build 21:
Design top, start of the top module:
module top(input logic [15:0]  data_i,
           input logic         valid_i,
           input logic         clk,
           input logic         rst_n,
           output logic        ready_o,
           output logic valid_o,
           output logic [31:0] password_o);
    logic [15:0] dividend;
    logic [15:0] quotient;
    logic [15:0] remainder;
    logic        init;
    logic        stop;
    logic [31:0] turns;
    logic        ready1;
    logic        valid2, ready2;
    logic        valid3;
    logic [15:0] cnt;
    logic [15:0] total_num_turns;
    typedef enum logic[2:0] {
        IDLE,
        CHECK_TOTAL_CNT,
        ACTIVE,
        WAIT1,
        WAIT2,
        DONE
    }state_t;
    state_t state;
    always_ff @(posedge clk) begin
        if(!rst_n) begin
            state <= IDLE;
            valid_o <= 0;
            init <= 1;
            stop <= 1;
            cnt <= 0;
        end
        else begin
            unique case(state)
                IDLE: begin
                    if(valid_i && ready_o) begin
  ...
Size: ~53 I/O pins, about 0.019 mm2 of cells after synthesis.
Settings: LEC_CHECK=0, ABC_AREA=1, CAP_MARGIN=20, CORE_ASPECT_RATIO=0.5, CORE_MARGIN=2, CORE_UTILIZATION=72, CTS_CLUSTER_DIAMETER=278, CTS_CLUSTER_SIZE=37, MAX_ROUTING_LAYER=met4, PLACE_DENSITY_LB_ADDON=0.28, SLEW_MARGIN=5, TNS_END_PERCENT=75; clock period 9.49 ns.
run.sh (not shown) runs the stock make flow with config.mk's settings and CLKGATE_MAP_FILE=.
Status: build 21 FAILED at 5_1_grt (tool error)
Relative to build 21, the following input files were edited for build 95:
Settings: a deleted TNS_END_PERCENT that had been 75; a deleted CTS_CLUSTER_DIAMETER that had been 278; a deleted ABC_AREA that had been 1; a deleted MAX_ROUTING_LAYER that had been met4; a change of CAP_MARGIN from 20 to 40; a deleted PLACE_DENSITY_LB_ADDON that had been 0.28; a change of SLEW_MARGIN from 5 to 20; a change of CORE_ASPECT_RATIO from 0.5 to 0.72; a deleted CTS_CLUSTER_SIZE that had been 37; a change of the clock period (ns, I/O delays scaled along) from 9.49 to 10.4.
[summary]
- Summary of build 95 over build 21: synthesized area shrank by about 4%, pre-placement core utilization fell 1.3 points, worst setup timing slack at the placement stage moved down.
- Build 95: number of placement rows 8 above build 21
- Diff build 21 -> build 95 | post-synthesis average cell area | up by more than 10%
- Taking build 21 as the reference, in build 95 number of clock buffers inserted by TritonCTS now sits at about the same level; distinct cell type count of the synthesized netlist now sits higher.
- Build 95: complete, dirty (setup timing)
diff inputs: build 95 => build 88
Settings: swapping 72 for 40 in CORE_UTILIZATION; putting PLACE_DENSITY at 0.6 where nothing was set; clearing CORE_ASPECT_RATIO, which used to be 0.72; swapping 40 for 20 in CAP_MARGIN; swapping 10.4 for 13.0 in the clock period (ns, I/O delays scaled along).
Results
- Delta (build 88 minus build 95): total global routing track utilization fell by 22 points; post-route standard cell area excluding fillers fell by 11%; multi-input logic area fell by about 5%.
- The final layout from build 88, which completed every stage, passed the timing, design-rule and antenna checks at the end of the flow.
--- input diff build 88..build 92 ---
Settings: CORE_UTILIZATION changed from 40 to 41; the clock period (ns, I/O delays scaled along) changed from 13.0 to 12.6.
Notes after the runs:
Diff build 92..build 88 | summed instance area of the synthesized netlist | unchanged
Re share of synthesized cell area in full adder, half adder and majority cells: no difference whatsoever between build 92 and build 88.
Clock latency on the worst-skew pair: build 88 vs build 92 — no meaningful difference
Build 92 against build 88: clock tree cell share of total cell area now sits at about the same level, fraction of the mapped netlist area in compound gates now sits at about the same level, maximum clock rate now sits higher, relative slew slack now sits higher.
Higher count of clock-buffer cells in the layout among build 92 and build 88: build 92
Build 92 vs build 88: routability-driven placement congestion ratio down slightly
Between build 88 and build 92, the post-synth tally of flip-flops with integrated enable does not differ in any meaningful way.
Average wire per standard cell, build 92 and build 88: lower on build 92
### build 92 -> build 32
Settings: clearing PLACE_DENSITY, which used to be 0.6; putting ABC_AREA at 1 where nothing was set; swapping 41 for 72 in CORE_UTILIZATION; swapping 12.6 for 11.4 in the clock period (ns, I/O delays scaled along).
### Flow results
Maximum operating frequency on build 32 is ahead of build 92. Delta (build 32 minus build 92): net total in the final layout went up; synthesized cell count has increased; non-clock buffer count went down about 30%; routed wire length per instance up about 7%; final critical path time including I/O delays and setup has decreased. Taking build 92 as the reference, in build 32 die size shows a reduction of about 40%, worst setup slack went down 27 ps, area of the multi-input gates dropped about 1.5%.
Modified inputs, build 24 compared to build 32
Settings: PLACE_DENSITY newly set to 0.6; the clock period (ns, I/O delays scaled along) changed from 11.4 to 12.0.
--- outcome ---
Width of the die came out exactly the same in build 24 and build 32.
The lower required time reported for the critical path endpoint came out of build 32.
Between build 32 and build 24, the number of placed instances with taps included does not differ in any meaningful way.
Compared with build 32, build 24 shows a higher wire length of the first global-routing pass.
Diff build 32 -> build 24: core occupancy in the finished layout lost 0.68 points.

* * *

Setup of try-indigo:
Starting RTL as in the previous note.
// top
module top(input logic [15:0]  data_i,
           input logic         valid_i,
           input logic         clk,
           input logic         rst_n,
           output logic        ready_o,
           output logic valid_o,
           output logic [31:0] password_o);
Settings: LEC_CHECK=0, CAP_MARGIN=20, CORE_MARGIN=2, CORE_UTILIZATION=62, CTS_CLUSTER_DIAMETER=278, CTS_CLUSTER_SIZE=92, MAX_ROUTING_LAYER=met5, PLACE_DENSITY_LB_ADDON=0.05, SLEW_MARGIN=40, TNS_END_PERCENT=5; clock period 8.22 ns.
Although try-indigo finished all stages, its layout failed final checks on setup timing.
Modified inputs, try-amber compared to try-indigo
Settings: CTS_CLUSTER_SIZE: 92 -> unset; TNS_END_PERCENT: 5 -> unset; CTS_CLUSTER_DIAMETER: 278 -> unset; PLACE_DENSITY_LB_ADDON: 0.05 -> unset; SLEW_MARGIN: 40 -> 20; CORE_UTILIZATION: 62 -> 40; PLACE_DENSITY: unset -> 0.6; MAX_ROUTING_LAYER: met5 -> unset; the clock period (ns, I/O delays scaled along): 8.22 -> 12.6.
--- outcome ---
- try-indigo and try-amber: one clean run, try-amber; the rest did not finish clean.
- Although try-indigo finished all stages, its layout failed final checks on setup timing.
- Summary of try-amber over try-indigo: required time at the endpoint of the critical path grew by 4.39 ns, routed wire length decreased 5.0%.
- The clock-pin slew of the registers on the worst-case setup and hold paths on try-amber is in line with that on try-indigo.
### try-amber -> try-willow
Settings: CORE_UTILIZATION: 40 -> 72; PLACE_DENSITY: 0.6 -> unset; ABC_AREA: unset -> 1; the clock period (ns, I/O delays scaled along): 12.6 -> 11.3.
Results
- Compared with try-amber, try-willow ends up with more cell area.
- Across both runs, maximum clock rate was higher for try-willow than for try-amber.
- From try-amber to try-willow, final tally of hold violations did not move at all.
The inputs of try-delta differ from those of try-willow as listed below.
Settings: CORE_UTILIZATION changed from 72 to 46; ABC_AREA removed (was 1); GPL_ROUTABILITY_DRIVEN newly set to 0; the clock period (ns, I/O delays scaled along) changed from 11.3 to 13.0.
## What came out
Non-clock buffer count in try-delta is about 8% higher than in try-willow. Comparing try-willow and try-delta, the higher maximum number of pins on one net before global-route repair was measured on try-delta. Initial antenna violation count of try-delta is on par with try-willow. As far as max-slew violation count goes, try-willow and try-delta are indistinguishable; the numbers are identical. Worst-case setup margin in the final layout came out higher on try-delta than on try-willow. The higher multi-input combinational cell count came out of try-willow. Clock-buffer cell count (try-delta over try-willow): increase, 2. try-willow ended up with sky130_fd_sc_hd__edfxtp_1 as its critical path's slowest cell; try-delta ended up with sky130_fd_sc_hd__fa_1.
